### run.sh
#!/bin/bash
# the make line also repeats each setting of config.mk as NAME=value (left out here)
make -C /OpenROAD-flow-scripts/flow DESIGN_CONFIG=/design/flow/config.mk WORK_HOME=/design/flow/orfs CLKGATE_MAP_FILE= finish
### config.mk
export PLATFORM = sky130hd
export DESIGN_NAME = execute
export DESIGN_NICKNAME = execute
export VERILOG_FILES = /design/flow/design.v
export SDC_FILE = /design/flow/constraint.sdc
export NUM_CORES = 4
export LEC_CHECK = 0
export CAP_MARGIN = 20
export CELL_PAD_IN_SITES_DETAIL_PLACEMENT = 1
export CORE_MARGIN = 2
export CORE_UTILIZATION = 40
export CTS_CLUSTER_SIZE = 35
export MIN_ROUTING_LAYER = met2
export SLEW_MARGIN = 20
### design.v
localparam  [31: 0] NOP        = 32'h0000_0013;      
localparam  [ 6: 0] LUI     = 7'b0110111,         
                    JAL     = 7'b1101111,         
                    JALR    = 7'b1100111,         
                    BRANCH  = 7'b1100011,         
                    LOAD    = 7'b0000011,         
                    STORE   = 7'b0100011,         
                    ARITHI  = 7'b0010011,         
                    ARITHR  = 7'b0110011;         
localparam  [ 2: 0] BEQ     = 3'b000,
                    BNE     = 3'b001,
                    BLT     = 3'b100,
                    BGE     = 3'b101,
                    BLTU    = 3'b110,
                    BGEU    = 3'b111;
localparam  [ 2: 0] LB      = 3'b000,
                    LH      = 3'b001,
                    LW      = 3'b010,
                    LBU     = 3'b100,
                    LHU     = 3'b101;
localparam  [ 2: 0] SB      = 3'b000,
                    SH      = 3'b001,
                    SW      = 3'b010;
localparam  [ 2: 0] ADD     = 3'b000,     
                    SLL     = 3'b001,
                    SLT     = 3'b010,
                    SLTU    = 3'b011,
                    XOR     = 3'b100,
                    SR      = 3'b101,     
                    OR      = 3'b110,
                    AND     = 3'b111;
`timescale 1ns/1ps
module execute
#(
	parameter [31:0] RESET = 32'h0000_0000
)
(
	input clk,
	input reset,
	input  [31:0] reg_rdata1,
	input  [31:0] reg_rdata2,
	input  [31:0] execute_imm,
	input  [31:0] pc,
	input  [31:0] fetch_pc,
	input     	immediate_sel,
	input     	mem_write,
	input     	jal,
	input     	jalr,
	input     	lui,
	input     	alu,
	input     	branch,
	input     	arithsubtype,
	input     	mem_to_reg,
	input     	stall_read,
	input  [4:0]  dest_reg_sel,
	input  [2:0]  alu_op,
	input  [1:0]  dmem_raddr,
	input     	wb_branch_i,
	input     	wb_branch_nxt_i,
	output [31:0] alu_operand1,
	output [31:0] alu_operand2,
	output [31:0] write_address,
	output    	branch_stall,
	output reg [31:0] next_pc,
	output reg    	branch_taken,
	output [31:0] wb_result,
	output    	wb_mem_write,
	output    	wb_alu_to_reg,
	output [4:0]  wb_dest_reg_sel,
	output    	wb_branch,
	output    	wb_branch_nxt,
	output    	wb_mem_to_reg,
	output [1:0]  wb_read_address,
	output [2:0]  mem_alu_operation
);
localparam  [31: 0] NOP        = 32'h0000_0013;      
localparam  [ 6: 0] LUI     = 7'b0110111,         
                    JAL     = 7'b1101111,         
                    JALR    = 7'b1100111,         
                    BRANCH  = 7'b1100011,         
                    LOAD    = 7'b0000011,         
                    STORE   = 7'b0100011,         
                    ARITHI  = 7'b0010011,         
                    ARITHR  = 7'b0110011;         
localparam  [ 2: 0] BEQ     = 3'b000,
                    BNE     = 3'b001,
                    BLT     = 3'b100,
                    BGE     = 3'b101,
                    BLTU    = 3'b110,
                    BGEU    = 3'b111;
localparam  [ 2: 0] LB      = 3'b000,
                    LH      = 3'b001,
                    LW      = 3'b010,
                    LBU     = 3'b100,
                    LHU     = 3'b101;
localparam  [ 2: 0] SB      = 3'b000,
                    SH      = 3'b001,
                    SW      = 3'b010;
localparam  [ 2: 0] ADD     = 3'b000,     
                    SLL     = 3'b001,
                    SLT     = 3'b010,
                    SLTU    = 3'b011,
                    XOR     = 3'b100,
                    SR      = 3'b101,     
                    OR      = 3'b110,
                    AND     = 3'b111;
reg  [31:0] ex_result;
wire [32:0] ex_result_subs;
wire [32:0] ex_result_subu;
wire [31:0] ex_result_sra = $signed(alu_operand1) >>> alu_operand2[4:0];
assign alu_operand1 = reg_rdata1;
assign alu_operand2 = immediate_sel ? execute_imm : reg_rdata2;  
assign ex_result_subs =
	{alu_operand1[31], alu_operand1} -
	{alu_operand2[31], alu_operand2};
assign ex_result_subu = $unsigned(alu_operand1) - $unsigned(alu_operand2);
assign write_address = alu_operand1 + execute_imm;
assign branch_stall  = wb_branch_nxt_i || wb_branch_i;
always @(*) begin
	next_pc  	= fetch_pc + 4;
	branch_taken = !branch_stall;
	case (1'b1)
    	jal  : next_pc = pc + execute_imm;
    	jalr : next_pc = alu_operand1 + execute_imm;
    	branch: begin
        	case (alu_op)
            	BEQ:  begin
                	next_pc = (ex_result_subs == 0)
                          	? pc + execute_imm
                          	: fetch_pc + 4;
                	if (ex_result_subs != 0)
                    	branch_taken = 1'b0;
            	end
            	BNE:  begin
					next_pc = (ex_result_subs != 0)
                          	? pc + execute_imm
                          	: fetch_pc + 4;
					if (ex_result_subs == 0)
                    	branch_taken = 1'b0;
            	end
            	BLT:  begin
                	next_pc = ex_result_subs[32]
                          	? pc + execute_imm
                          	: fetch_pc + 4;
                	if (!ex_result_subs[32])
                    	branch_taken = 1'b0;
            	end
            	BGE:  begin
                	next_pc = !ex_result_subs[32]
                          	? pc + execute_imm
                          	: fetch_pc + 4;
                	if (ex_result_subs[32])
                    	branch_taken = 1'b0;
            	end
            	BLTU: begin
                	next_pc = ex_result_subu[32]
                          	? pc + execute_imm
                          	: fetch_pc + 4;
                	if (!ex_result_subu[32])
                    	branch_taken = 1'b0;
            	end
            	BGEU: begin
                	next_pc = !ex_result_subu[32]
                          	? pc + execute_imm
                          	: fetch_pc + 4;
                	if (ex_result_subu[32])
                    	branch_taken = 1'b0;
            	end
            	default: next_pc = fetch_pc;  
        	endcase
    	end
    	default: begin     	 
        	next_pc  	= fetch_pc + 4;
        	branch_taken = 1'b0;
    	end
	endcase
end
always @(*) begin
	case (1'b1)
    	mem_write: ex_result = alu_operand2;
    	jal,
    	jalr:  	ex_result = pc + 4;
    	lui:   	ex_result = execute_imm;
    	alu: begin
        	case (alu_op)
            	ADD : ex_result =
                  	arithsubtype
                  	? alu_operand1 - alu_operand2
                  	: alu_operand1 + alu_operand2;
            	SLL : ex_result = alu_operand1 << alu_operand2[4:0];  
            	SLT : ex_result = ex_result_subs[32];
				SLTU: ex_result = ($unsigned(alu_operand1) < $unsigned(alu_operand2)) ? 1 : 0;  
            	XOR : ex_result = alu_operand1 ^ alu_operand2;
            	SR  : ex_result =
                  	arithsubtype
                  	? ex_result_sra
                  	: alu_operand1 >> alu_operand2[4:0];
            	OR  : ex_result = alu_operand1 | alu_operand2;
            	AND : ex_result = alu_operand1 & alu_operand2;
            	default: ex_result = 'hx;
        	endcase
    	end
    	default: ex_result = 'hx;
	endcase
end
ex_mem_wb_reg u_ex_mem_wb (
	.clk        	(clk),
	.reset_n    	(reset),
	.stall_n    	(stall_read),
	.ex_result  	(ex_result),
	.mem_write  	(mem_write && !branch_stall),
	.alu_to_reg 	(alu | lui | jal |
                  	jalr | mem_to_reg),
	.dest_reg_sel   (dest_reg_sel),
	.branch_taken   (branch_taken),
	.mem_to_reg 	(mem_to_reg),
	.read_address   (dmem_raddr),
	.alu_operation  (alu_op),
	.ex_mem_result    	(wb_result),
	.ex_mem_mem_write 	(wb_mem_write),
	.ex_mem_alu_to_reg	(wb_alu_to_reg),
	.ex_mem_dest_reg_sel  (wb_dest_reg_sel),
	.ex_mem_branch    	(wb_branch),
	.ex_mem_branch_nxt	(wb_branch_nxt),
	.ex_mem_mem_to_reg	(wb_mem_to_reg),
	.ex_mem_read_address  (wb_read_address),
	.ex_mem_alu_operation (mem_alu_operation)
);
endmodule
module ex_mem_wb_reg (
	input     	clk,
	input     	reset_n,
	input     	stall_n,
	input  [31:0] ex_result,
	input     	mem_write,
	input     	alu_to_reg,
	input  [4:0]  dest_reg_sel,
	input     	branch_taken,
	input     	mem_to_reg,
	input  [1:0]  read_address,
	input  [2:0]  alu_operation,
	output reg [31:0] ex_mem_result,
	output reg    	ex_mem_mem_write,
	output reg    	ex_mem_alu_to_reg,
	output reg [4:0]  ex_mem_dest_reg_sel,
	output reg    	ex_mem_branch,
	output reg    	ex_mem_branch_nxt,
	output reg    	ex_mem_mem_to_reg,
	output reg [1:0]  ex_mem_read_address,
	output reg [2:0]  ex_mem_alu_operation
);
always @(posedge clk or negedge reset_n) begin
	if (!reset_n) begin
    	ex_mem_result     	<= 32'h0;
    	ex_mem_mem_write  	<= 1'b0;
    	ex_mem_alu_to_reg 	<= 1'b0;
    	ex_mem_dest_reg_sel   <= 5'h0;
    	ex_mem_branch     	<= 1'b0;
    	ex_mem_branch_nxt 	<= 1'b0;
    	ex_mem_mem_to_reg 	<= 1'b0;
    	ex_mem_read_address   <= 2'h0;
    	ex_mem_alu_operation  <= 3'h0;
	end
	else if (!stall_n) begin
    	ex_mem_result     	<= ex_result;
    	ex_mem_mem_write  	<= mem_write;
    	ex_mem_alu_to_reg 	<= alu_to_reg;
    	ex_mem_dest_reg_sel   <= dest_reg_sel;
    	ex_mem_branch     	<= branch_taken;
    	ex_mem_branch_nxt 	<= ex_mem_branch;   
    	ex_mem_mem_to_reg 	<= mem_to_reg;
    	ex_mem_read_address   <= read_address;
    	ex_mem_alu_operation  <= alu_operation;
	end
end
endmodule
### constraint.sdc
create_clock -name core_clock -period 10.7 [get_ports {clk}]
set_input_delay 2.1400 -clock core_clock [delete_from_list [all_inputs] [get_ports {clk}]]
set_output_delay 2.1400 -clock core_clock [all_outputs]
set_load 0.01 [all_outputs]
==> results.ini, run 1 <==
[floorplanning]
rows = 77
fp_util_pct = 40.58
ioPinCount = 361
core_area_um2 = 44320
chipHeight_um = 216.0
die_x_um = 216.0
die_area_um2 = 46670

[logic_synthesis]
yosysTopAreaCellShare_pct = 11.20
yosysSeqAreaShare_pct = 6.540
edf_count = 0
yosys.area_share.aoi_pct = 36.27
synthMuxAreaShare_pct = 9.644
top_cell = a21oi_1
syn_inst = 2640
logic_family = AND-OR/OR-AND gates
synth_chip_area_um2 = 17980
synth_warnings = 2
syn_area_per_cell_um2 = 6.811
fp_nets = 2989
ys_cells = 2640
top_cells_by_area = ha_1 (11%), a21oi_1 (8.1%), dfrtp_1 (6.5%)
synth_area_um2 = 17980
ys_types = 103
synthXorXnorAreaFrac_pct = 6.666
ys.flop_type = dfrtp_1
simple_gate_share_pct = 21.53
async_flop_share_pct = 100.0
yosys-top-cells-count = a21oi_1 (292), nor2_1 (271), nand2_1 (230)
largest_area_cell = ha_1
ys_sh_adder_pct = 11.65
synth_flops = 47

[outcome]
outcome = stopped before the end
firstError = [ERROR GRT-0116] Global routing finished with congestion. Check the congestion regions in the DRC Viewer.
haltStage = global routing

[cts]
htree_levels = 2
root_buffer = clkbuf_16
ctsHoldBuffers = 0
cts_sinks = 47
post_cts_buffers = 0
clock_path_buffers = 2
post_cts_resized = 0
cts_buffers = 5

[placed_design]
portBuffers = 360
hpwl_mm = 99.13
gp_congestion = 1.218
dp.cells = 3537

[global_route]
grt_use_total_pct = 87.97
overflow = 421

## metal layers
metal,track usage [%],overflow
met5,78.85,46
met4,74.66,69
met3,93.74,240
met1,-,-
met2,90.77,66
## through the flow
step / util [%] / instance area [µm²] / worst slack (ns)
2_1_floorplan: - / 17980 / 1.099
3_3_place_gp: 50.98 / 22590 / 0.03536
3_5_place_dp: 50.99 / 22600 / 0.1488
4_1_cts: 51.38 / 22770 / 0.1357
==> run 2: changes to the inputs <==
- CTS_CLUSTER_SIZE: 35 -> not set
- MIN_ROUTING_LAYER: met2 -> not set
- clock period: 10.7 -> 8.47 ns (I/O delays scaled with it)
==> run 2 against run 1 <==
Effect of this change: the layout now fails its checks (negative setup slack); die size is the same; synthesized area stayed put; synthesized cell count is the same.
==> results.ini, run 2 <==
[global_route]
grt_use_total_pct = 51.40
grt_pass1_vias = 27510
grt_pass1_wl_mm = 180.9
antenna_found_initial = 8
overflow = 0
grt_max_degree = 66

[logic_synthesis]
simple_gate_share_pct = 21.53  ; unchanged
synthMuxAreaShare_pct = 9.644  ; unchanged
yosys-top-cells-count = a21oi_1 (292), nor2_1 (271), nand2_1 (230)  ; unchanged
top_cell = a21oi_1  ; unchanged
logic_family = AND-OR/OR-AND gates  ; unchanged
syn_inst = 2640  ; unchanged
ys_sh_adder_pct = 11.65  ; unchanged
yosysTopAreaCellShare_pct = 11.20  ; unchanged
yosys.area_share.aoi_pct = 36.27  ; unchanged
ys_cells = 2640  ; unchanged
largest_area_cell = ha_1  ; unchanged
ys_types = 103  ; unchanged
yosysSeqAreaShare_pct = 6.540  ; unchanged
ys.flop_type = dfrtp_1  ; unchanged
async_flop_share_pct = 100.0  ; unchanged
synth_area_um2 = 17980  ; unchanged
synth_flops = 47  ; unchanged
synthXorXnorAreaFrac_pct = 6.666  ; unchanged
syn_area_per_cell_um2 = 6.811  ; unchanged
synth_warnings = 2  ; unchanged
edf_count = 0  ; unchanged
synth_chip_area_um2 = 17980  ; unchanged
top_cells_by_area = ha_1 (11%), a21oi_1 (8.1%), dfrtp_1 (6.5%)  ; unchanged
fp_nets = 2989  ; unchanged

[worst_setup_path]
crit_buf_inv = 7
cp-end-kind = output pin
ff2ff_path_depth = 2
rrSetupSlack_ns = 7.53
crit_path_end = next_pc[1]
crit_path_start_kind = primary input
crit_top_cell = buf_4
crit_type = primary input to output pin
worstReg2RegEnd = u_ex_mem_wb.ex_mem_result[29]
crit_cells = 20
cpPeakStageDelay_ns = 0.58
crit_slowest_cell = clkdlybuf4s50_1
cp_cell_sequence = buf_4 > buf_12 > buf_4 > mux2_2 > inv_1 > ha_2 > buf_4 > or4_4 > nor3_4 > o21ai_2 > a21o_1 > a311o_1 > nor4_1 > and4b_2 > mux2_4 > o21ai_4 > buf_4 > a31oi_1 > o21ai_1 > clkdlybuf4s50_1
crit_start = immediate_sel
path_delay_family = buffers and inverters
critPathArrivalTime_ns = 6.78
r2r_start = u_ex_mem_wb.ex_mem_result[29]
crit_fanout = 8
cp_data_required_time_ns = 6.78

[drt]
via_per_inst = 6.988
wire_per_inst_um = 32.60
drcViolationCount = 0
drt_iter0_markers = 3898
drt_pass1_iterations = 7
vias = 26960
ant_nets = 0
wl_mm = 125.8

[pwr]
peakVddDrop_mv = 0.07945
comb_power_mw = 2.48
p_clk_mw = 0.242
internal-power_mw = 1.378
power_switching_mw = 1.615
swShare_pct = 53.95
comb_power_share_pct = 82.9
powerDensity_nw_per_um2 = 116.9
power_mw = 2.993
seq_cell_power_mw = 0.270
seq_power_share_pct = 9.0
leakagePower_nw = 11.00
clkPwrFrac_pct = 8.1
largestPowerGroup = combinational logic

[final_layout]
flop_area_um2 = 1176
area_delta_synth_final_pct = 42.43
logic_area_um2 = 16030
nNetsFinal = 3608
fillers = 5658

[timing]
finalHoldViolations = 0
tightest_slew_ns = 1.294
setup_violations = 1
rsz0062_at_grt = yes
finalCritPeriodShare_pct = 100.0
skew_ns = 0.009637
period_minus_slack_ns = 8.470
max_freq_mhz = 118.1
hold_ws_ns = 0.5091
setup_ws_ns = -0.0002007
drv_slew = 0
slew_headroom_pct = 13.57

[hold_path]
hold_path.class = flip-flop to flip-flop
hold_start = u_ex_mem_wb.ex_mem_result[18]
min_path_cells = 2
whs_endpoint = u_ex_mem_wb.ex_mem_result[18]

[floorplanning]
die_area_um2 = 46670  ; unchanged
ioPinCount = 361  ; unchanged
chipHeight_um = 216.0  ; unchanged
die_x_um = 216.0  ; unchanged
rows = 77  ; unchanged
fp_util_pct = 40.58  ; unchanged
core_area_um2 = 44320  ; unchanged

[cts]
cts_tree = built
clkLatencyLatePin_ns = 0.33
cts_sinks = 47  ; unchanged
cts_buffers = 5  ; unchanged
root_buffer = clkbuf_16  ; unchanged
clk_pin_slew_ns = 0.08
clock_path_buffers = 2  ; unchanged
htree_levels = 2  ; unchanged

[flow_run]
tool_warnings = 93
cap_violations = 0

[outcome]
failed_checks = negative setup slack
outcome = finished with violations  ; was stopped before the end

[placed_design]
hpwl_mm = 99.60  ; was 99.13 mm
portBuffers = 360  ; unchanged
gp_congestion = 1.084  ; was 1.218
dp_slack_ns = -0.7193  ; was 0.1488 ns

[run 2: metal layers]
layer | wire [µm] | share of wire (%) | global-route usage (%)
met5 | 85 | 0.068 | 0
met4 | 12370 | 9.8 | 39.27
met3 | 15710 | 12 | 13.85
met2 | 53220 | 42 | 79.07
met1 | 44380 | 35 | 60.97
[run 2: through the flow]
stage,instance area (µm²),instances,setup TNS (ns),util [%]
2_1_floorplan,17980,2640,0,-
3_3_place_gp,24720,3819,-8.668,55.78
3_5_place_dp,24720,3819,-14.38,55.78
4_1_cts,25230,3843,0,56.93
5_1_grt,25600,3852,-0.4263,57.76
6_report,25610,3858,-0.0002007,57.79
[run 2: area by class of cell]
cell class	count	area share, %
clock buffer	6	0.5423
timing repair buffer	807	27.32
clock inverter	2	0.06351
antenna	6	0.05862
sequential	47	4.592
inverter	133	1.949
multi-input combinational	2265	62.58
tap	592	2.892
[run 2: timing repair]
action | in CTS | in global routing
gates resized | 97 | 78
endpoints found under the setup margin | 33 | 35
setup buffers | 15 | 9
hold buffers | 0 | 0
gates cloned | 1 | 0
pin swaps | 26 | 24
==> run 3: changes to the inputs <==
- CAP_MARGIN: 20 -> 10
- CELL_PAD_IN_SITES_DETAIL_PLACEMENT: 1 -> not set
- CELL_PAD_IN_SITES_GLOBAL_PLACEMENT: not set -> 1
- CORE_MARGIN: 2 -> 7
- GPL_TIMING_DRIVEN: not set -> 0
- HOLD_SLACK_MARGIN: not set -> 0.01
- MAX_ROUTING_LAYER: not set -> met5
- MIN_ROUTING_LAYER: not set -> met1
- SETUP_SLACK_MARGIN: not set -> 2.1
- SLEW_MARGIN: 20 -> 30
- clock period: 8.47 -> 7.89 ns (I/O delays scaled with it)
==> run 3 against run 2 <==
Effect of this change: still fails the layout checks on negative setup slack; non-clock buffer count down 67; first-iteration DRC count up 14%; worst setup slack worse by 0.39 ns; power up 11%; design area up 3.6%; clock power up 9.1%; sequential share of layout area down 0.16 points; count of clock-buffer cells in the layout down 1; via count down 0.83%; sequential power up 7.4%; cell count down 1.8%; critical endpoint is now next_pc[7].
==> results.ini, run 3 <==
[outcome]
outcome = finished with violations  ; unchanged
failed_checks = negative setup slack  ; unchanged

[drt]
drt_iter0_markers = 4444  ; was 3898
drt_pass1_iterations = 7  ; unchanged
ant_nets = 0  ; unchanged
via_per_inst = 7.056  ; was 6.988
wire_per_inst_um = 33.08  ; was 32.60 µm
vias = 26740  ; was 26960
wl_mm = 125.3  ; was 125.8 mm
drcViolationCount = 0  ; unchanged

[logic_synthesis]
fp_nets = 2989  ; unchanged
logic_family = AND-OR/OR-AND gates  ; unchanged
top_cells_by_area = ha_1 (11%), a21oi_1 (8.1%), dfrtp_1 (6.5%)  ; unchanged
synthMuxAreaShare_pct = 9.644  ; unchanged
yosysTopAreaCellShare_pct = 11.20  ; unchanged
async_flop_share_pct = 100.0  ; unchanged
ys_cells = 2640  ; unchanged
top_cell = a21oi_1  ; unchanged
yosys.area_share.aoi_pct = 36.27  ; unchanged
synth_area_um2 = 17980  ; unchanged
yosys-top-cells-count = a21oi_1 (292), nor2_1 (271), nand2_1 (230)  ; unchanged
simple_gate_share_pct = 21.53  ; unchanged
syn_area_per_cell_um2 = 6.811  ; unchanged
synth_flops = 47  ; unchanged
synth_chip_area_um2 = 17980  ; unchanged
ys_types = 103  ; unchanged
ys_sh_adder_pct = 11.65  ; unchanged
syn_inst = 2640  ; unchanged
largest_area_cell = ha_1  ; unchanged
ys.flop_type = dfrtp_1  ; unchanged
synth_warnings = 2  ; unchanged
yosysSeqAreaShare_pct = 6.540  ; unchanged
synthXorXnorAreaFrac_pct = 6.666  ; unchanged
edf_count = 0  ; unchanged

[timing]
finalHoldViolations = 0  ; unchanged
tns_ns = -8.497  ; was -0.0002007 ns
rsz0062_at_grt = yes  ; unchanged
tightest_slew_ns = 1.174  ; was 1.294 ns
period_minus_slack_ns = 8.282
finalCritPeriodShare_pct = 105.0  ; was 100.0%
setup_ws_ns = -0.3920  ; was -0.0002007 ns
drv_slew = 0  ; unchanged
skew_ns = 0.001700  ; was 0.009637 ns
setup_violations = 34  ; was 1
slew_headroom_pct = 21.44  ; was 13.57%
max_freq_mhz = 120.7

[pwr]
seq_cell_power_mw = 0.290  ; was 0.270 mW
leakagePower_nw = 10.84  ; was 11.00 nW
largestPowerGroup = combinational logic  ; unchanged
power_mw = 3.315  ; was 2.993 mW
p_clk_mw = 0.264  ; was 0.242 mW
comb_power_mw = 2.76  ; was 2.48 mW
power_switching_mw = 1.805  ; was 1.615 mW
swShare_pct = 54.44  ; was 53.95%
comb_power_share_pct = 83.3  ; was 82.9%
powerDensity_nw_per_um2 = 125.0  ; was 116.9 nW/µm²
internal-power_mw = 1.510  ; was 1.378 mW
clkPwrFrac_pct = 8.0  ; was 8.1%
peakVddDrop_mv = 0.1172  ; was 0.07945 mV
seq_power_share_pct = 8.8  ; was 9.0%

[cts]
cts_buffers = 5  ; unchanged
htree_levels = 2  ; unchanged
cts_tree = built  ; unchanged
root_buffer = clkbuf_16  ; unchanged
clkLatencyLatePin_ns = 0.30  ; was 0.33 ns
clk_pin_slew_ns = 0.07  ; was 0.08 ns
cts_sinks = 47  ; unchanged
clock_path_buffers = 2  ; unchanged

[global_route]
grt_use_total_pct = 45.59  ; was 51.40%
grt_max_degree = 47  ; was 66
grt_pass1_wl_mm = 173.9  ; was 180.9 mm
antenna_found_initial = 4  ; was 8
grt_pass1_vias = 25370  ; was 27510
overflow = 0  ; unchanged

[hold_path]
hold_start = u_ex_mem_wb.ex_mem_result[8]  ; was u_ex_mem_wb.ex_mem_result[18]
hold_path.class = flip-flop to flip-flop  ; unchanged
whs_endpoint = u_ex_mem_wb.ex_mem_result[8]  ; was u_ex_mem_wb.ex_mem_result[18]
min_path_cells = 2  ; unchanged

[worst_setup_path]
crit_buf_inv = 11  ; was 7
crit_start = immediate_sel  ; unchanged
cpPeakStageDelay_ns = 0.41  ; was 0.58 ns
r2r_start = u_ex_mem_wb.ex_mem_result[1]  ; was u_ex_mem_wb.ex_mem_result[29]
worstReg2RegEnd = u_ex_mem_wb.ex_mem_result[1]  ; was u_ex_mem_wb.ex_mem_result[29]
ff2ff_path_depth = 2  ; unchanged
cp_data_required_time_ns = 6.31  ; was 6.78 ns
crit_cells = 26  ; was 20
cp-end-kind = output pin  ; unchanged
crit_type = primary input to output pin  ; unchanged
crit_path_end = next_pc[7]  ; was next_pc[1]
crit_slowest_cell = fa_2  ; was clkdlybuf4s50_1
critPathArrivalTime_ns = 6.70  ; was 6.78 ns
crit_top_cell = buf_12  ; was buf_4
crit_path_start_kind = primary input  ; unchanged
rrSetupSlack_ns = 6.98  ; was 7.53 ns
path_delay_family = AND-OR/OR-AND gates  ; was buffers and inverters
crit_fanout = 5  ; was 8

[placed_design]
gp_congestion = 1.145  ; was 1.084
portBuffers = 355  ; was 360
hpwl_mm = 96.91  ; was 99.60 mm

[flow_run]
tool_warnings = 96  ; was 93
cap_violations = 0  ; unchanged

[floorplanning]
rows = 77  ; unchanged
die_x_um = 226.0  ; was 216.0 µm
die_area_um2 = 51090  ; was 46670 µm²
chipHeight_um = 226.0  ; was 216.0 µm
fp_util_pct = 40.58  ; unchanged
core_area_um2 = 44320  ; unchanged
ioPinCount = 361  ; unchanged

[final_layout]
area_delta_synth_final_pct = 47.54  ; was 42.43%
fillers = 4097  ; was 5658
nNetsFinal = 3540  ; was 3608

==> run 3: cell type report <==
class	count	area (µm²)	area share, %
Inverter	133	514.2	1.938
Clock buffer	5	125.1	0.4716
Timing Repair Buffer	544	5015	18.90
Clock inverter	3	46.29	0.1745
Antenna cell	5	12.51	0.04716
Sequential cell	47	1176	4.433
Buffer	196	1345	5.070
Multi-Input combinational cell	2264	17560	66.17
Tap cell	592	740.7	2.792
==> run 3: stage by stage <==
stage	setup slack (ns)	hold WS, ns	std cells	utilization [%]	instance area, µm²
6_report	-0.3920	0.4978	3789	59.86	26530
5_1_grt	-0.3918	0.5120	3785	59.84	26520
4_1_cts	-0.2348	0.4926	3738	57.43	25450
3_5_place_dp	-2.599	0.4757	3588	51.06	22630
3_3_place_gp	-3.109	0.4725	3587	50.96	22590
2_1_floorplan	0.5668	0.5162	2640	-	18290
==> run 3: routing by layer <==
layer  vias to the layer above  wire [µm]  GRT usage [%]
met5                         -         28              0
met4                         4      11160          28.37
met3                       694      19150          16.75
met1                     12530      44880          56.12
li1                      10900          -              -
met2                      2614      50120          66.98
==> run 3: what timing repair did <==
item / CTS / global route
hold buffers: 0 / 0
hold endpoints to repair: 0 / 0
cloned: 1 / 0
setup endpoints to repair: 98 / 72
resized: 775 / 180
pin swaps: 125 / 105
setup buffers: 141 / 46
==> run 4: changes to the inputs <==
- CAP_MARGIN: 10 -> 20
- CELL_PAD_IN_SITES_GLOBAL_PLACEMENT: 1 -> not set
- CORE_MARGIN: 7 -> 2
- CORE_UTILIZATION: 40 -> 55
- GPL_TIMING_DRIVEN: 0 -> not set
- HOLD_SLACK_MARGIN: 0.01 -> 0.29
- MAX_ROUTING_LAYER: met5 -> not set
- MIN_ROUTING_LAYER: met1 -> not set
- SETUP_SLACK_MARGIN: 2.1 -> not set
- SLEW_MARGIN: 30 -> 20
- TNS_END_PERCENT: not set -> 5
- clock period: 7.89 -> 12.0 ns (I/O delays scaled with it)
==> run 4 against run 3 <==
Effect of this change: the run now finishes clean; non-clock buffer count down 296; sequential cell count unchanged; register-to-register slack better by 4.1 ns; synthesized cell count unchanged; largest cell class unchanged; clock power down 36%.
==> results.ini, run 4 <==
[outcome]
outcome = no timing/DRC/antenna violations  ; was finished with violations

[cts]
post_cts_buffers = 0  ; was 141
post_cts_resized = 0  ; was 775
root_buffer = clkbuf_16  ; unchanged
clock_path_buffers = 2  ; unchanged
clk_pin_slew_ns = 0.07  ; about the same
htree_levels = 2  ; unchanged
cts_tree = built  ; unchanged
ctsHoldBuffers = 0  ; unchanged
cts_buffers = 5  ; unchanged
cts_sinks = 47  ; unchanged
clkLatencyLatePin_ns = 0.30  ; about the same

[drt]
drcViolationCount = 0  ; unchanged
wire_per_inst_um = 29.12  ; was 33.08 µm
drt_pass1_iterations = 10  ; was 7
wl_mm = 97.53  ; was 125.3 mm
vias = 24870  ; was 26740
ant_nets = 0  ; unchanged
drt_iter0_markers = 5309  ; was 4444
via_per_inst = 7.425  ; was 7.056

[worst_setup_path]
cpPeakStageDelay_ns = 0.66  ; was 0.41 ns
cp_cell_sequence = buf_2 > buf_4 > mux2i_1 > ha_1 > a221oi_1 > o21ai_0 > o311ai_0 > nor4_1 > nand4_1 > nor4_1 > and4b_1 > mux2_2 > o21ai_2 > o21ai_1 > a21oi_1 > a21boi_0 > clkdlybuf4s50_1
crit_start = immediate_sel  ; unchanged
worstReg2RegEnd = u_ex_mem_wb.ex_mem_result[11]  ; was u_ex_mem_wb.ex_mem_result[1]
path_delay_family = AND-OR/OR-AND gates  ; unchanged
crit_buf_inv = 3  ; was 11
crit_path_start_kind = primary input  ; unchanged
cp-end-kind = output pin  ; unchanged
rrSetupSlack_ns = 11.10  ; was 6.98 ns
crit_fanout = 16  ; was 5
crit_cells = 17  ; was 26
critPathArrivalTime_ns = 9.31  ; was 6.70 ns
crit_type = primary input to output pin  ; unchanged
crit_slowest_cell = o21ai_0  ; was fa_2
ff2ff_path_depth = 1  ; was 2
crit_path_end = next_pc[15]  ; was next_pc[7]
cp_data_required_time_ns = 9.60  ; was 6.31 ns
r2r_start = u_ex_mem_wb.ex_mem_result[11]  ; was u_ex_mem_wb.ex_mem_result[1]
crit_top_cell = nor4_1  ; was buf_12

[timing]
slew_headroom_pct = 30.03  ; was 21.44%
rsz0062_at_grt = no  ; was yes
setup_violations = 0  ; was 34
period_minus_slack_ns = 11.71
max_freq_mhz = 85.42
tns_ns = 0  ; was -8.497 ns
finalHoldViolations = 0  ; unchanged
finalCritPeriodShare_pct = 97.56  ; was 105.0%
hold_ws_ns = 0.5009  ; was 0.4978 ns
tightest_slew_ns = 1.043  ; was 1.174 ns
drv_slew = 0  ; unchanged
skew_ns = 0.0007582  ; was 0.001700 ns

[floorplanning]
fp_util_pct = 55.55  ; was 40.58%
core_area_um2 = 32370  ; was 44320 µm²
rows = 66  ; was 77
die_x_um = 184.8  ; was 226.0 µm
ioPinCount = 361  ; unchanged
chipHeight_um = 184.8  ; was 226.0 µm
die_area_um2 = 34160  ; was 51090 µm²

[logic_synthesis]
syn_area_per_cell_um2 = 6.811  ; unchanged
simple_gate_share_pct = 21.53  ; unchanged
yosysTopAreaCellShare_pct = 11.20  ; unchanged
async_flop_share_pct = 100.0  ; unchanged
synthMuxAreaShare_pct = 9.644  ; unchanged
largest_area_cell = ha_1  ; unchanged
synth_area_um2 = 17980  ; unchanged
synth_flops = 47  ; unchanged
top_cells_by_area = ha_1 (11%), a21oi_1 (8.1%), dfrtp_1 (6.5%)  ; unchanged
yosys.area_share.aoi_pct = 36.27  ; unchanged
synth_warnings = 2  ; unchanged
synth_chip_area_um2 = 17980  ; unchanged
ys_sh_adder_pct = 11.65  ; unchanged
ys_types = 103  ; unchanged
fp_nets = 2989  ; unchanged
yosys-top-cells-count = a21oi_1 (292), nor2_1 (271), nand2_1 (230)  ; unchanged
synthXorXnorAreaFrac_pct = 6.666  ; unchanged
edf_count = 0  ; unchanged
ys_cells = 2640  ; unchanged
logic_family = AND-OR/OR-AND gates  ; unchanged
yosysSeqAreaShare_pct = 6.540  ; unchanged
syn_inst = 2640  ; unchanged
top_cell = a21oi_1  ; unchanged
ys.flop_type = dfrtp_1  ; unchanged

[final_layout]
final_core_util_pct = 68.39  ; was 59.86%
area_delta_synth_final_pct = 23.11  ; was 47.54%
design_area_um2 = 22140  ; was 26530 µm²
nNetsFinal = 3244  ; was 3540

[pwr]
leakagePower_nw = 9.077  ; was 10.84 nW
seq_cell_power_mw = 0.192  ; was 0.290 mW
comb_power_share_pct = 80.0  ; was 83.3%
clkPwrFrac_pct = 9.4  ; was 8.0%
powerDensity_nw_per_um2 = 81.59  ; was 125.0 nW/µm²
seq_power_share_pct = 10.6  ; was 8.8%
power_mw = 1.806  ; was 3.315 mW
internal-power_mw = 0.8309  ; was 1.510 mW
largestPowerGroup = combinational logic  ; unchanged
p_clk_mw = 0.169  ; was 0.264 mW
peakVddDrop_mv = 0.05718  ; was 0.1172 mV
swShare_pct = 54.00  ; was 54.44%
comb_power_mw = 1.44  ; was 2.76 mW
power_switching_mw = 0.9753  ; was 1.805 mW

[global_route]
grt_use_total_pct = 54.56  ; was 45.59%
antenna_found_initial = 11  ; was 4
overflow = 0  ; unchanged
grt_max_degree = 80  ; was 47
grt_pass1_vias = 22350  ; was 25370
grt_pass1_wl_mm = 139.7  ; was 173.9 mm

[hold_path]
hold_start = u_ex_mem_wb.ex_mem_result[0]  ; was u_ex_mem_wb.ex_mem_result[8]
hold_path.class = flip-flop to flip-flop  ; unchanged
whs_endpoint = u_ex_mem_wb.ex_mem_result[0]  ; was u_ex_mem_wb.ex_mem_result[8]
min_path_cells = 2  ; unchanged

[placed_design]
portBuffers = 360  ; was 355
hpwl_mm = 75.98  ; was 96.91 mm
gp_congestion = 1.206  ; was 1.145
place_area_um2 = 21920  ; was 22630 µm²

[flow_run]
cap_violations = 0  ; unchanged
tool_warnings = 93  ; was 96

## run 4: layout make-up
cell class	count	area (µm²)
antenna	11	27.53
clock buffer	5	125.1
clock inverter	3	47.55
fill	2740	10230
inverter	133	499.2
multi-input combinational	2264	15500
sequential	47	1176
tap	442	553.0
timing repair buffer	444	4207
## run 4: metal layers
| layer | wire [µm] | vias up | global-route usage [%] |
|---|---|---|---|
| met3 | 17760 | 681 | 23.52 |
| met2 | 36830 | 2629 | 74.97 |
| li1 | - | 10320 | - |
| met4 | 9159 | 8 | 36.13 |
| met5 | 100 | - | 1.185 |
| met1 | 33680 | 11230 | 68.53 |
## run 4: metrics by stage
stage / worst slack (ns) / std cells
detailed placement: 0.8526 / 3330
finish: 0.2933 / 3349
CTS: 0.8411 / 3338
global placement: 0.9246 / 3330
global route: 0.3302 / 3344
floorplan: 1.879 / 2640
==> run 5: changes to the inputs <==
- ABC_AREA: not set -> 1
- CORE_UTILIZATION: 55 -> 57
- SETUP_SLACK_MARGIN: not set -> 1.94
- TNS_END_PERCENT: 5 -> not set
- clock period: 12.0 -> 7.52 ns (I/O delays scaled with it)
==> run 5 against run 4 <==
Effect of this change: the flow now stops in global routing; synthesized cell count increased by 37%; die size increased by 3.0%; synthesized area rose by 6.8%.
==> results.ini, run 5 <==
[logic_synthesis]
yosys-top-cells-count = nand2_1 (1101), inv_1 (473), o21ai_0 (394)  ; was a21oi_1 (292), nor2_1 (271), nand2_1 (230)
fp_nets = 3961  ; was 2989
syn_inst = 3612  ; was 2640
simple_gate_share_pct = 37.38  ; was 21.53%
synthMuxAreaShare_pct = 0.3126  ; was 9.644%
edf_count = 0  ; unchanged
synthXorXnorAreaFrac_pct = 4.969  ; was 6.666%
synth_flops = 47  ; unchanged
synth_warnings = 2  ; unchanged
ys.flop_type = dfrtp_1  ; unchanged
top_cell = nand2_1  ; was a21oi_1
ys_sh_adder_pct = 10.90  ; was 11.65%
logic_family = simple AND/OR/NAND/NOR gates  ; was AND-OR/OR-AND gates
ys_cells = 3612  ; was 2640
top_cells_by_area = nand2_1 (22%), ha_1 (10%), o21ai_0 (10%)  ; was ha_1 (11%), a21oi_1 (8.1%), dfrtp_1 (6.5%)
syn_area_per_cell_um2 = 5.319  ; was 6.811 µm²
yosysSeqAreaShare_pct = 6.122  ; was 6.540%
synth_area_um2 = 19210  ; was 17980 µm²
yosys.area_share.aoi_pct = 25.50  ; was 36.27%
largest_area_cell = nand2_1  ; was ha_1
ys_types = 56  ; was 103
async_flop_share_pct = 100.0  ; unchanged
synth_chip_area_um2 = 19210  ; was 17980 µm²
yosysTopAreaCellShare_pct = 21.51  ; was 11.20%

[cts]
htree_levels = 2  ; unchanged
root_buffer = clkbuf_16  ; unchanged
clock_path_buffers = 2  ; unchanged
ctsHoldBuffers = 0  ; unchanged
cts_buffers = 5  ; unchanged
cts_sinks = 47  ; unchanged

[floorplanning]
die_x_um = 187.6  ; was 184.8 µm
fp_util_pct = 57.58  ; was 55.55%
ioPinCount = 361  ; unchanged
rows = 67  ; was 66
chipHeight_um = 187.6  ; was 184.8 µm
core_area_um2 = 33360  ; was 32370 µm²
die_area_um2 = 35190  ; was 34160 µm²

[global_route]
grt_use_total_pct = 79.16
overflow = 33

[placed_design]
place_area_um2 = 23860  ; was 21920 µm²
portBuffers = 360  ; unchanged
gp_congestion = 1.326  ; was 1.206
dp_slack_ns = 0.1198  ; was 0.8526 ns
hpwl_mm = 84.63  ; was 75.98 mm

[outcome]
outcome = stopped before the end  ; was no timing/DRC/antenna violations
firstError = [ERROR GRT-0232] Routing congestion too high. Check the congestion heatmap in the GUI.
haltStage = global routing

==> run 5: timing repair <==
action / 4_1_cts
pin swaps: 120
gates resized: 483
buffers inserted: 95
cloned: 4
setup endpoints to repair: 58
==> run 5: routing by layer <==
metal	overflow	track usage, %
met4	14	76.14
met2	15	92.85
met1	1	79.08
met3	2	67.53
met5	1	47.25
==> run 5: stage by stage <==
stage / total power [mW] / cells
after detailed placement: 2.535 / 4372
after floorplan: 1.591 / 3612
after CTS: 3.055 / 4479
after global placement: 2.512 / 4372
==> run 6: changes to the inputs <==
- ABC_AREA: 1 -> not set
- CELL_PAD_IN_SITES_GLOBAL_PLACEMENT: not set -> 0
- CORE_ASPECT_RATIO: not set -> 1.51
- CORE_UTILIZATION: 57 -> 40
- CTS_CLUSTER_DIAMETER: not set -> 350
- CTS_CLUSTER_SIZE: not set -> 56
- GPL_TIMING_DRIVEN: not set -> 0
- HOLD_SLACK_MARGIN: 0.29 -> -0.06
- PLACE_DENSITY_LB_ADDON: not set -> 0.29
- SETUP_SLACK_MARGIN: 1.94 -> not set
- TNS_END_PERCENT: not set -> 10
- clock period: 7.52 -> 12.0 ns (I/O delays scaled with it)
==> run 6 against run 5 <==
Effect of this change: the layout now fails its checks (negative setup slack); synthesized cell count down 27%; synthesized area down 6.4%; die size up 33%.
==> results.ini, run 6 <==
[outcome]
outcome = finished with violations  ; was stopped before the end
failed_checks = negative setup slack

[drt]
wl_mm = 130.3
vias = 26000
wire_per_inst_um = 36.19
drcViolationCount = 0
via_per_inst = 7.224
ant_nets = 0
drt_iter0_markers = 3935
drt_pass1_iterations = 17

[worst_setup_path]
worstReg2RegEnd = u_ex_mem_wb.ex_mem_result[11]
cp-end-kind = output pin
path_delay_family = buffers and inverters
crit_slowest_cell = clkdlybuf4s50_1
r2r_start = u_ex_mem_wb.ex_mem_result[11]
cp_cell_sequence = clkdlybuf4s50_1 > mux2i_4 > clkbuf_2 > clkbuf_2 > buf_2 > ha_1 > buf_2 > nor2_2 > a211oi_4 > o21ai_4 > a2111oi_4 > nor2_2 > mux2i_1 > o211ai_1 > nor4_4 > nand4_1 > o211ai_1 > buf_2 > o21ai_0 > o211a_1 > a211oi_1 > clkdlybuf4s50_1
crit_start = execute_imm[4]
crit_cells = 22
crit_buf_inv = 7
crit_fanout = 11
crit_top_cell = buf_2
crit_type = primary input to output pin
ff2ff_path_depth = 1
cpPeakStageDelay_ns = 0.69
crit_path_start_kind = primary input
cp_data_required_time_ns = 9.60
rrSetupSlack_ns = 11.13
crit_path_end = next_pc[11]
critPathArrivalTime_ns = 9.78

[logic_synthesis]
synth_warnings = 2  ; unchanged
syn_area_per_cell_um2 = 6.811  ; was 5.319 µm²
synth_chip_area_um2 = 17980  ; was 19210 µm²
fp_nets = 2989  ; was 3961
ys.flop_type = dfrtp_1  ; unchanged
ys_types = 103  ; was 56
synthMuxAreaShare_pct = 9.644  ; was 0.3126%
top_cell = a21oi_1  ; was nand2_1
yosysSeqAreaShare_pct = 6.540  ; was 6.122%
synthXorXnorAreaFrac_pct = 6.666  ; was 4.969%
yosysTopAreaCellShare_pct = 11.20  ; was 21.51%
yosys.area_share.aoi_pct = 36.27  ; was 25.50%
ys_cells = 2640  ; was 3612
async_flop_share_pct = 100.0  ; unchanged
ys_sh_adder_pct = 11.65  ; was 10.90%
syn_inst = 2640  ; was 3612
simple_gate_share_pct = 21.53  ; was 37.38%
top_cells_by_area = ha_1 (11%), a21oi_1 (8.1%), dfrtp_1 (6.5%)  ; was nand2_1 (22%), ha_1 (10%), o21ai_0 (10%)
synth_area_um2 = 17980  ; was 19210 µm²
edf_count = 0  ; unchanged
logic_family = AND-OR/OR-AND gates  ; was simple AND/OR/NAND/NOR gates
yosys-top-cells-count = a21oi_1 (292), nor2_1 (271), nand2_1 (230)  ; was nand2_1 (1101), inv_1 (473), o21ai_0 (394)
synth_flops = 47  ; unchanged
largest_area_cell = ha_1  ; was nand2_1

[floorplanning]
fp_util_pct = 40.45  ; was 57.58%
rows = 95  ; was 67
core_area_um2 = 44460  ; was 33360 µm²
chipHeight_um = 264.5  ; was 187.6 µm
ioPinCount = 361  ; unchanged
die_x_um = 176.5  ; was 187.6 µm
die_area_um2 = 46700  ; was 35190 µm²

[global_route]
grt_max_degree = 28
gr-usage-met3_pct = 23.52
gr-usage-met2_pct = 81.26
grt_use_total_pct = 54.30
antenna_found_initial = 16
use_met1_pct = 53.75
grt_pass1_vias = 24920
overflow = 0
grt_pass1_wl_mm = 182.3
gr-max-usage-layer = met2

[flow_run]
cap_violations = 0
tool_warnings = 91

[timing]
tightest_slew_ns = 1.325
max_freq_mhz = 82.12
finalCritPeriodShare_pct = 101.5
setup_violations = 10
skew_ns = 0.0005458
rsz0062_at_grt = no
slew_headroom_pct = 11.37
drv_slew = 0
finalHoldViolations = 0
setup_ws_ns = -0.1774
period_minus_slack_ns = 12.18

[final_layout]
final_core_util_pct = 51.18
design_area_um2 = 22750
layout.cells.non_filler = 3599
nNetsFinal = 3355
area_delta_synth_final_pct = 26.52

[placed_design]
gp_congestion = 1.173  ; was 1.326
dp.cells = 3578  ; was 4372
dp_slack_ns = -2.047  ; was 0.1198 ns
place_area_um2 = 22290  ; was 23860 µm²
portBuffers = 355  ; was 360
hpwl_mm = 102.9  ; was 84.63 mm

[cts]
clk_pin_slew_ns = 0.07
root_buffer = clkbuf_16  ; unchanged
cts_buffers = 5  ; unchanged
clock_path_buffers = 2  ; unchanged
htree_levels = 2  ; unchanged
cts_sinks = 47  ; unchanged
cts_tree = built
clkLatencyLatePin_ns = 0.31

[pwr]
swShare_pct = 57.18
internal-power_mw = 0.8389
largestPowerGroup = combinational logic
clkPwrFrac_pct = 9.1
peakVddDrop_mv = 0.07071
seq_cell_power_mw = 0.191
comb_power_share_pct = 81.2
comb_power_mw = 1.59
power_mw = 1.959
leakagePower_nw = 9.178
p_clk_mw = 0.178
powerDensity_nw_per_um2 = 86.10
power_switching_mw = 1.120
seq_power_share_pct = 9.8

[hold_path]
hold_path.class = flip-flop to flip-flop
whs_endpoint = u_ex_mem_wb.ex_mem_result[3]
hold_start = u_ex_mem_wb.ex_mem_result[3]
min_path_cells = 2

run 6: stage by stage:
step / TNS [ns] / hold slack, ns
after floorplan: 0 / 0.5162
after global placement: -49.89 / 0.4731
after detailed placement: -43.07 / 0.4779
after CTS: 0 / 0.4957
after global routing: 0 / 0.5177
final: -0.6179 / 0.4923
run 6: timing repair:
action                                  CTS  global route
pin swaps                                 1             3
resized                                  28            36
endpoints found under the setup margin   33            33
hold buffers                              0             0
buffers inserted                          1             8
run 6: layer usage:
metal / vias to the layer above / routed length (µm)
met1: 12010 / 40380
li1: 10540 / -
met5: - / 87
met2: 2392 / 55340
met3: 1042 / 16640
met4: 12 / 17810
run 6: area by class of cell:
| type | count | area [µm²] |
|---|---|---|
| Antenna cell | 10 | 25.02 |
| Buffer | 189 | 895.9 |
| Clock buffer | 5 | 125.1 |
| Clock inverter | 3 | 46.29 |
| Fill cell | 4553 | 21700 |
| Inverter | 133 | 499.2 |
| Multi-Input combinational cell | 2264 | 15620 |
| Sequential cell | 47 | 1176 |
| Tap cell | 582 | 728.2 |
| Timing Repair Buffer | 366 | 3641 |
==> run 7: changes to the inputs <==
- CELL_PAD_IN_SITES_GLOBAL_PLACEMENT: 0 -> not set
- CORE_ASPECT_RATIO: 1.51 -> not set
- CORE_UTILIZATION: 40 -> 72
- CTS_CLUSTER_DIAMETER: 350 -> not set
- CTS_CLUSTER_SIZE: 56 -> 98
- GPL_TIMING_DRIVEN: 0 -> not set
- HOLD_SLACK_MARGIN: -0.06 -> not set
- PLACE_DENSITY: not set -> 0.39
- PLACE_DENSITY_LB_ADDON: 0.29 -> not set
- clock period: 12.0 -> 6.58 ns (I/O delays scaled with it)
==> run 7 against run 6 <==
Effect of this change: synthesized area did not move; synthesized cell count is the same; die size is 44% lower; the flow now stops in detailed placement.
==> results.ini, run 7 <==
[logic_synthesis]
async_flop_share_pct = 100.0  ; unchanged
yosys-top-cells-count = a21oi_1 (292), nor2_1 (271), nand2_1 (230)  ; unchanged
synth_chip_area_um2 = 17980  ; unchanged
synth_warnings = 2  ; unchanged
ys_cells = 2640  ; unchanged
yosysTopAreaCellShare_pct = 11.20  ; unchanged
ys_types = 103  ; unchanged
synthMuxAreaShare_pct = 9.644  ; unchanged
synthXorXnorAreaFrac_pct = 6.666  ; unchanged
synth_flops = 47  ; unchanged
yosys.area_share.aoi_pct = 36.27  ; unchanged
syn_area_per_cell_um2 = 6.811  ; unchanged
ys_sh_adder_pct = 11.65  ; unchanged
fp_nets = 2989  ; unchanged
edf_count = 0  ; unchanged
top_cell = a21oi_1  ; unchanged
logic_family = AND-OR/OR-AND gates  ; unchanged
ys.flop_type = dfrtp_1  ; unchanged
syn_inst = 2640  ; unchanged
yosysSeqAreaShare_pct = 6.540  ; unchanged
synth_area_um2 = 17980  ; unchanged
largest_area_cell = ha_1  ; unchanged
simple_gate_share_pct = 21.53  ; unchanged
top_cells_by_area = ha_1 (11%), a21oi_1 (8.1%), dfrtp_1 (6.5%)  ; unchanged

[placed_design]
gp_congestion = 1.387  ; was 1.173
portBuffers = 360  ; was 355

[outcome]
firstError = [ERROR DPL-0038] Utilization greater than 100%, impossible to legalize
outcome = stopped before the end  ; was finished with violations
haltStage = detailed placement

[floorplanning]
chipHeight_um = 162.0  ; was 264.5 µm
die_x_um = 162.0  ; was 176.5 µm
core_area_um2 = 24390  ; was 44460 µm²
fp_util_pct = 73.73  ; was 40.45%
ioPinCount = 361  ; unchanged
rows = 57  ; was 95
die_area_um2 = 26260  ; was 46700 µm²

==> run 7: through the flow <==
stage	std cells	area, µm²
global placement	3604	24850
floorplan	2640	18230
==> run 8: changes to the inputs <==
- ABC_AREA: not set -> 1
- CAP_MARGIN: 20 -> 5
- CTS_CLUSTER_DIAMETER: not set -> 361
- CTS_CLUSTER_SIZE: 98 -> 15
- PLACE_DENSITY: 0.39 -> not set
- PLACE_DENSITY_LB_ADDON: not set -> 0.01
- SETUP_SLACK_MARGIN: not set -> 1.6
- TNS_END_PERCENT: 10 -> not set
- clock period: 6.58 -> 5.46 ns (I/O delays scaled with it)
==> run 8 against run 7 <==
Effect of this change: the flow stops in global placement; synthesized cell count up 37%; die size up 6.7%; synthesized area up 6.8%.
==> results.ini, run 8 <==
[outcome]
outcome = stopped before the end  ; unchanged
haltStage = global placement  ; was detailed placement
firstError = [ERROR FLW-0024] Place density exceeds 1.0 (current PLACE_DENSITY_LB_ADDON =  0.01). Please check if the value of  PLACE_DENSITY_LB_ADDON is between 0 and 0.99.  ; was [ERROR DPL-0038] Utilization greater than 100%, impossible to legalize

[logic_synthesis]
synth_chip_area_um2 = 19210  ; was 17980 µm²
yosysSeqAreaShare_pct = 6.122  ; was 6.540%
synthXorXnorAreaFrac_pct = 4.969  ; was 6.666%
largest_area_cell = nand2_1  ; was ha_1
yosys-top-cells-count = nand2_1 (1101), inv_1 (473), o21ai_0 (394)  ; was a21oi_1 (292), nor2_1 (271), nand2_1 (230)
yosysTopAreaCellShare_pct = 21.51  ; was 11.20%
syn_area_per_cell_um2 = 5.319  ; was 6.811 µm²
synth_flops = 47  ; unchanged
synth_warnings = 2  ; unchanged
logic_family = simple AND/OR/NAND/NOR gates  ; was AND-OR/OR-AND gates
ys_cells = 3612  ; was 2640
ys_types = 56  ; was 103
top_cell = nand2_1  ; was a21oi_1
ys.flop_type = dfrtp_1  ; unchanged
async_flop_share_pct = 100.0  ; unchanged
edf_count = 0  ; unchanged
syn_inst = 3612  ; was 2640
yosys.area_share.aoi_pct = 25.50  ; was 36.27%
ys_sh_adder_pct = 10.90  ; was 11.65%
top_cells_by_area = nand2_1 (22%), ha_1 (10%), o21ai_0 (10%)  ; was ha_1 (11%), a21oi_1 (8.1%), dfrtp_1 (6.5%)
fp_nets = 3961  ; was 2989
simple_gate_share_pct = 37.38  ; was 21.53%
synth_area_um2 = 19210  ; was 17980 µm²
synthMuxAreaShare_pct = 0.3126  ; was 9.644%

[floorplanning]
fp_util_pct = 73.52  ; was 73.73%
chipHeight_um = 167.4  ; was 162.0 µm
die_x_um = 167.4  ; was 162.0 µm
die_area_um2 = 28010  ; was 26260 µm²
core_area_um2 = 26130  ; was 24390 µm²
ioPinCount = 361  ; unchanged
rows = 59  ; was 57

==> run 9: changes to the inputs <==
- ABC_AREA: 1 -> not set
- CAP_MARGIN: 5 -> 20
- CORE_UTILIZATION: 72 -> 70
- CTS_CLUSTER_DIAMETER: 361 -> 376
- CTS_CLUSTER_SIZE: 15 -> 49
- PLACE_DENSITY_LB_ADDON: 0.01 -> not set
- SETUP_SLACK_MARGIN: 1.6 -> 2.51
- clock period: 5.46 -> 10.1 ns (I/O delays scaled with it)
==> run 9 against run 8 <==
Effect of this change: the flow stops in global routing; die size down 3.6%; synthesized area down 6.4%; synthesized cell count down 27%.
==> results.ini, run 9 <==
[logic_synthesis]
synth_chip_area_um2 = 17980  ; was 19210 µm²
ys.flop_type = dfrtp_1  ; unchanged
top_cells_by_area = ha_1 (11%), a21oi_1 (8.1%), dfrtp_1 (6.5%)  ; was nand2_1 (22%), ha_1 (10%), o21ai_0 (10%)
edf_count = 0  ; unchanged
ys_cells = 2640  ; was 3612
ys_sh_adder_pct = 11.65  ; was 10.90%
yosys-top-cells-count = a21oi_1 (292), nor2_1 (271), nand2_1 (230)  ; was nand2_1 (1101), inv_1 (473), o21ai_0 (394)
synth_flops = 47  ; unchanged
synthMuxAreaShare_pct = 9.644  ; was 0.3126%
synth_area_um2 = 17980  ; was 19210 µm²
yosys.area_share.aoi_pct = 36.27  ; was 25.50%
synth_warnings = 2  ; unchanged
async_flop_share_pct = 100.0  ; unchanged
largest_area_cell = ha_1  ; was nand2_1
syn_inst = 2640  ; was 3612
yosysSeqAreaShare_pct = 6.540  ; was 6.122%
logic_family = AND-OR/OR-AND gates  ; was simple AND/OR/NAND/NOR gates
synthXorXnorAreaFrac_pct = 6.666  ; was 4.969%
top_cell = a21oi_1  ; was nand2_1
syn_area_per_cell_um2 = 6.811  ; was 5.319 µm²
fp_nets = 2989  ; was 3961
yosysTopAreaCellShare_pct = 11.20  ; was 21.51%
simple_gate_share_pct = 21.53  ; was 37.38%
ys_types = 103  ; was 56

[cts]
ctsHoldBuffers = 0
htree_levels = 2
clock_path_buffers = 2
root_buffer = clkbuf_16
cts_buffers = 5
cts_sinks = 47

[placed_design]
dp.cells = 3249
gp_congestion = 1.324
hpwl_mm = 73.73
portBuffers = 360

[floorplanning]
chipHeight_um = 164.3  ; was 167.4 µm
rows = 58  ; was 59
fp_util_pct = 71.41  ; was 73.52%
die_area_um2 = 26990  ; was 28010 µm²
ioPinCount = 361  ; unchanged
core_area_um2 = 25180  ; was 26130 µm²
die_x_um = 164.3  ; was 167.4 µm

[outcome]
haltStage = global routing  ; was global placement
outcome = stopped before the end  ; unchanged
firstError = [ERROR GRT-0116] Global routing finished with congestion. Check the congestion regions in the DRC Viewer.  ; was [ERROR FLW-0024] Place density exceeds 1.0 (current PLACE_DENSITY_LB_ADDON =  0.01). Please check if the value of  PLACE_DENSITY_LB_ADDON is between 0 and 0.99.

[global_route]
overflow = 1322
grt_use_total_pct = 99.55

run 9: metal layers:
layer / track usage [%] / overflow
met1: 93.30 / 120
met2: 112.3 / 715
met3: 90.68 / 130
met4: 107.1 / 344
met5: 79.36 / 13
run 9: per-stage QoR:
stage	util, %	instance area (µm²)	hold slack, ns	setup slack [ns]
2_1_floorplan	-	18260	0.5162	1.893
3_3_place_gp	87.92	22140	0.4634	0.5010
3_5_place_dp	87.92	22140	0.4853	0.3955
4_1_cts	96.38	24270	0.4967	1.670
run 9: what timing repair did:
item / in CTS
cloned: 2
pin swaps: 124
buffers inserted: 91
endpoints found under the setup margin: 48
resized: 474
==> run 10: changes to the inputs <==
- CELL_PAD_IN_SITES_DETAIL_PLACEMENT: not set -> 1
- CORE_UTILIZATION: 70 -> 40
- CTS_CLUSTER_DIAMETER: 376 -> not set
- CTS_CLUSTER_SIZE: 49 -> not set
- SETUP_SLACK_MARGIN: 2.51 -> not set
- clock period: 10.1 -> 19.8 ns (I/O delays scaled with it)
==> run 10 against run 9 <==
Effect of this change: now clean on timing, DRC and antenna; synthesized cell count is the same; synthesized area is the same; die size grew 73%.
==> results.ini, run 10 <==
[pwr]
peakVddDrop_mv = 0.03087
largestPowerGroup = combinational logic
internal-power_mw = 0.4993
power_switching_mw = 0.6180
seq_cell_power_mw = 0.115
power_mw = 1.117
swShare_pct = 55.31
leakagePower_nw = 9.001
comb_power_mw = 0.895
powerDensity_nw_per_um2 = 50.32
clkPwrFrac_pct = 9.6
p_clk_mw = 0.107
comb_power_share_pct = 80.1
seq_power_share_pct = 10.3

[cts]
htree_levels = 2  ; unchanged
cts_buffers = 5  ; unchanged
clk_pin_slew_ns = 0.08
clock_path_buffers = 2  ; unchanged
cts_tree = built
root_buffer = clkbuf_16  ; unchanged
cts_sinks = 47  ; unchanged
ctsHoldBuffers = 0  ; unchanged
post_cts_buffers = 0  ; was 91
clkLatencyLatePin_ns = 0.31
post_cts_resized = 0  ; was 474

[timing]
rsz0062_at_grt = no
tightest_slew_ns = 1.309
finalHoldViolations = 0
period_minus_slack_ns = 15.31
drv_slew = 0
max_freq_mhz = 65.32
setup_violations = 0
tns_ns = 0
skew_ns = 0.0002622
finalCritPeriodShare_pct = 77.32
slew_headroom_pct = 12.14

[final_layout]
nNetsFinal = 3229
fillers = 5745
logic_area_um2 = 15510
final_core_util_pct = 50.10
flop_area_um2 = 1176
design_area_um2 = 22200
layout.cells.non_filler = 3482
area_delta_synth_final_pct = 23.47

[drt]
wl_mm = 115.6
vias = 24410
drcViolationCount = 0
drt_pass1_iterations = 6
wire_per_inst_um = 33.20
via_per_inst = 7.009
drt_iter0_markers = 2645
ant_nets = 0

[worst_setup_path]
worstReg2RegEnd = u_ex_mem_wb.ex_mem_result[30]
crit_top_cell = buf_4
crit_cells = 20
cp_cell_sequence = buf_2 > buf_4 > mux2i_4 > buf_4 > inv_2 > ha_1 > fa_1 > o21bai_2 > a211oi_4 > o211ai_1 > a211o_1 > nor4bb_1 > nand4_1 > nor4_1 > and4b_1 > mux2_2 > o21ai_2 > nand2_1 > o31ai_1 > clkdlybuf4s50_1
rrSetupSlack_ns = 18.78
r2r_start = u_ex_mem_wb.ex_mem_result[30]
cp-end-kind = output pin
crit_buf_inv = 5
path_delay_family = AND-OR/OR-AND gates
crit_path_end = next_pc[16]
crit_start = immediate_sel
crit_type = primary input to output pin
cpPeakStageDelay_ns = 0.64
cp_data_required_time_ns = 15.84
crit_fanout = 48
ff2ff_path_depth = 3
crit_slowest_cell = clkdlybuf4s50_1
critPathArrivalTime_ns = 11.35
crit_path_start_kind = primary input

[global_route]
antenna_found_initial = 14
grt_max_degree = 80
grt_pass1_vias = 24490
use_met1_pct = 56.83
gr-usage-met2_pct = 71.99
gr-max-usage-layer = met2
gr-usage-met3_pct = 13.76
overflow = 0
grt_use_total_pct = 47.67
grt_pass1_wl_mm = 166.0

[floorplanning]
rows = 77  ; was 58
fp_util_pct = 40.58  ; was 71.41%
core_area_um2 = 44320  ; was 25180 µm²
chipHeight_um = 216.0  ; was 164.3 µm
die_area_um2 = 46670  ; was 26990 µm²
ioPinCount = 361  ; unchanged
die_x_um = 216.0  ; was 164.3 µm

[logic_synthesis]
yosysSeqAreaShare_pct = 6.540  ; unchanged
top_cell = a21oi_1  ; unchanged
synth_area_um2 = 17980  ; unchanged
ys_types = 103  ; unchanged
syn_inst = 2640  ; unchanged
yosysTopAreaCellShare_pct = 11.20  ; unchanged
simple_gate_share_pct = 21.53  ; unchanged
edf_count = 0  ; unchanged
synth_warnings = 2  ; unchanged
ys.flop_type = dfrtp_1  ; unchanged
largest_area_cell = ha_1  ; unchanged
synthMuxAreaShare_pct = 9.644  ; unchanged
synthXorXnorAreaFrac_pct = 6.666  ; unchanged
ys_cells = 2640  ; unchanged
ys_sh_adder_pct = 11.65  ; unchanged
top_cells_by_area = ha_1 (11%), a21oi_1 (8.1%), dfrtp_1 (6.5%)  ; unchanged
yosys-top-cells-count = a21oi_1 (292), nor2_1 (271), nand2_1 (230)  ; unchanged
fp_nets = 2989  ; unchanged
synth_chip_area_um2 = 17980  ; unchanged
yosys.area_share.aoi_pct = 36.27  ; unchanged
logic_family = AND-OR/OR-AND gates  ; unchanged
async_flop_share_pct = 100.0  ; unchanged
synth_flops = 47  ; unchanged
syn_area_per_cell_um2 = 6.811  ; unchanged

[flow_run]
cap_violations = 0
tool_warnings = 91

[placed_design]
hpwl_mm = 92.27  ; was 73.73 mm
gp_congestion = 1.076  ; was 1.324
dp.cells = 3465  ; was 3249
place_area_um2 = 22000  ; was 22140 µm²
portBuffers = 360  ; unchanged

[hold_path]
hold_path.class = flip-flop to flip-flop
min_path_cells = 2
whs_endpoint = u_ex_mem_wb.ex_mem_mem_write
hold_start = u_ex_mem_wb.ex_mem_mem_write

[outcome]
outcome = no timing/DRC/antenna violations  ; was stopped before the end

-- run 10: cell type report --
class | instances | share of cell area [%]
tap | 592 | 3.336
antenna | 9 | 0.1014
clock buffer | 5 | 0.5635
timing repair buffer | 429 | 18.38
clock inverter | 3 | 0.2085
sequential | 47 | 5.297
inverter | 133 | 2.249
multi-input combinational | 2264 | 69.86
-- run 10: per-layer routing --
layer	wire length, µm	up-vias
met1	42730	11920
met2	48760	1717
met3	13280	476
li1	-	10280
met5	47	-
met4	10790	8
-- run 10: through the flow --
step                      worst slack [ns]  hold slack [ns]
final                                4.490           0.5106
after global routing                 4.317           0.5371
after CTS                            4.616           0.5089
after detailed placement             4.661           0.4728
after global placement               4.740           0.4697
after floorplan                      6.559           0.5162
==> run 11: changes to the inputs <==
- CELL_PAD_IN_SITES_DETAIL_PLACEMENT: 1 -> not set
- CELL_PAD_IN_SITES_GLOBAL_PLACEMENT: not set -> 1
- CORE_ASPECT_RATIO: not set -> 0.5
- CORE_MARGIN: 2 -> 8
- CORE_UTILIZATION: 40 -> 35
- CTS_CLUSTER_DIAMETER: not set -> 226
- CTS_CLUSTER_SIZE: not set -> 54
- HOLD_SLACK_MARGIN: not set -> 0.28
- PLACE_DENSITY_LB_ADDON: not set -> 0.29
- TNS_END_PERCENT: not set -> 10
- clock period: 19.8 -> 12.0 ns (I/O delays scaled with it)
==> run 11 against run 10 <==
Effect of this change: design area up 1.6%; critical path type unchanged; clock skew grew 0.00082 ns; sequential share of layout area down 0.082 points; critical endpoint is now next_pc[31]; still clean on timing, DRC and antenna; wire length is 8.5% lower.
==> results.ini, run 11 <==
[worst_setup_path]
crit_path_end = next_pc[31]  ; was next_pc[16]
rrSetupSlack_ns = 11.11  ; was 18.78 ns
crit_slowest_cell = nor4_4  ; was clkdlybuf4s50_1
cpPeakStageDelay_ns = 0.82  ; was 0.64 ns
crit_fanout = 20  ; was 48
ff2ff_path_depth = 3  ; unchanged
crit_cells = 17  ; was 20
critPathArrivalTime_ns = 9.09  ; was 11.35 ns
path_delay_family = simple AND/OR/NAND/NOR gates  ; was AND-OR/OR-AND gates
crit_buf_inv = 4  ; was 5
cp-end-kind = output pin  ; unchanged
r2r_start = u_ex_mem_wb.ex_mem_result[30]  ; unchanged
cp_cell_sequence = buf_2 > buf_4 > mux2i_1 > ha_1 > nor4_1 > nand3_1 > a21o_1 > a21boi_0 > mux2i_1 > nor4_4 > and3_4 > o211a_4 > nor2_2 > buf_4 > a221o_1 > a221o_1 > clkdlybuf4s50_1  ; was buf_2 > buf_4 > mux2i_4 > buf_4 > inv_2 > ha_1 > fa_1 > o21bai_2 > a211oi_4 > o211ai_1 > a211o_1 > nor4bb_1 > nand4_1 > nor4_1 > and4b_1 > mux2_2 > o21ai_2 > nand2_1 > o31ai_1 > clkdlybuf4s50_1

[timing]
tns_ns = 0  ; unchanged
setup_violations = 0  ; unchanged
finalCritPeriodShare_pct = 95.73  ; was 77.32%
max_freq_mhz = 87.05
finalHoldViolations = 0  ; unchanged
slew_headroom_pct = 36.05  ; was 12.14%
hold_ws_ns = 0.4934  ; was 0.5106 ns
skew_ns = 0.001085  ; was 0.0002622 ns
period_minus_slack_ns = 11.49
setup_ws_ns = 0.5118  ; was 4.490 ns
drv_slew = 0  ; unchanged

[drt]
via_per_inst = 6.435  ; was 7.009
vias = 23240  ; was 24410
ant_nets = 0  ; unchanged
wl_mm = 105.7  ; was 115.6 mm
wire_per_inst_um = 29.28  ; was 33.20 µm

[pwr]
peakVddDrop_mv = 0.06557  ; was 0.03087 mV
power_mw = 1.812  ; was 1.117 mW
p_clk_mw = 0.166  ; was 0.107 mW
power_switching_mw = 0.9770  ; was 0.6180 mW
powerDensity_nw_per_um2 = 80.36  ; was 50.32 nW/µm²
leakagePower_nw = 9.156  ; was 9.001 nW

[global_route]
grt_pass1_wl_mm = 151.3  ; was 166.0 mm
overflow = 0  ; unchanged
grt_pass1_vias = 21960  ; was 24490

[floorplanning]
rows = 58  ; was 77
die_area_um2 = 59330  ; was 46670 µm²
die_x_um = 336.6  ; was 216.0 µm

[logic_synthesis]
synth_flops = 47  ; unchanged
logic_family = AND-OR/OR-AND gates  ; unchanged
syn_area_per_cell_um2 = 6.811  ; unchanged
synth_warnings = 2  ; unchanged
synth_chip_area_um2 = 17980  ; unchanged
ys_cells = 2640  ; unchanged
largest_area_cell = ha_1  ; unchanged
ys_sh_adder_pct = 11.65  ; unchanged
yosys.area_share.aoi_pct = 36.27  ; unchanged
ys_types = 103  ; unchanged
top_cells_by_area = ha_1 (11%), a21oi_1 (8.1%), dfrtp_1 (6.5%)  ; unchanged
synthXorXnorAreaFrac_pct = 6.666  ; unchanged
yosysTopAreaCellShare_pct = 11.20  ; unchanged

[placed_design]
dp_slack_ns = 0.8264  ; was 4.661 ns
hpwl_mm = 84.70  ; was 92.27 mm
portBuffers = 360  ; unchanged

[cts]
clock_path_buffers = 2  ; unchanged
cts_buffers = 5  ; unchanged
cts_tree = built  ; unchanged
clkLatencyLatePin_ns = 0.29  ; was 0.31 ns
root_buffer = clkbuf_16  ; unchanged
post_cts_buffers = 0  ; unchanged
ctsHoldBuffers = 0  ; unchanged
post_cts_resized = 0  ; unchanged

[hold_path]
hold_path.class = flip-flop to flip-flop  ; unchanged
min_path_cells = 2  ; unchanged

[final_layout]
design_area_um2 = 22550  ; was 22200 µm²
nNetsFinal = 3262  ; was 3229

[outcome]
outcome = no timing/DRC/antenna violations  ; unchanged

[flow_run]
tool_warnings = 91  ; unchanged

run 11: layout make-up:
class	instances	area, µm²
Clock buffer	5	125.1
Clock inverter	2	37.54
Timing Repair Buffer	462	4337
Multi-Input combinational cell	2264	15490
Antenna cell	8	20.02
Sequential cell	47	1176
Tap cell	690	863.3
Inverter	133	499.2
Fill cell	5344	27960
run 11: metal layers:
layer	wire [µm]	track usage, %	up-vias
met1	45170	46.39	11140
met4	3771	10.90	0
met5	0	0	-
li1	-	-	10350
met2	43370	49.20	1500
met3	13430	10.75	245
Power is estimated from default activity; no workload was simulated.
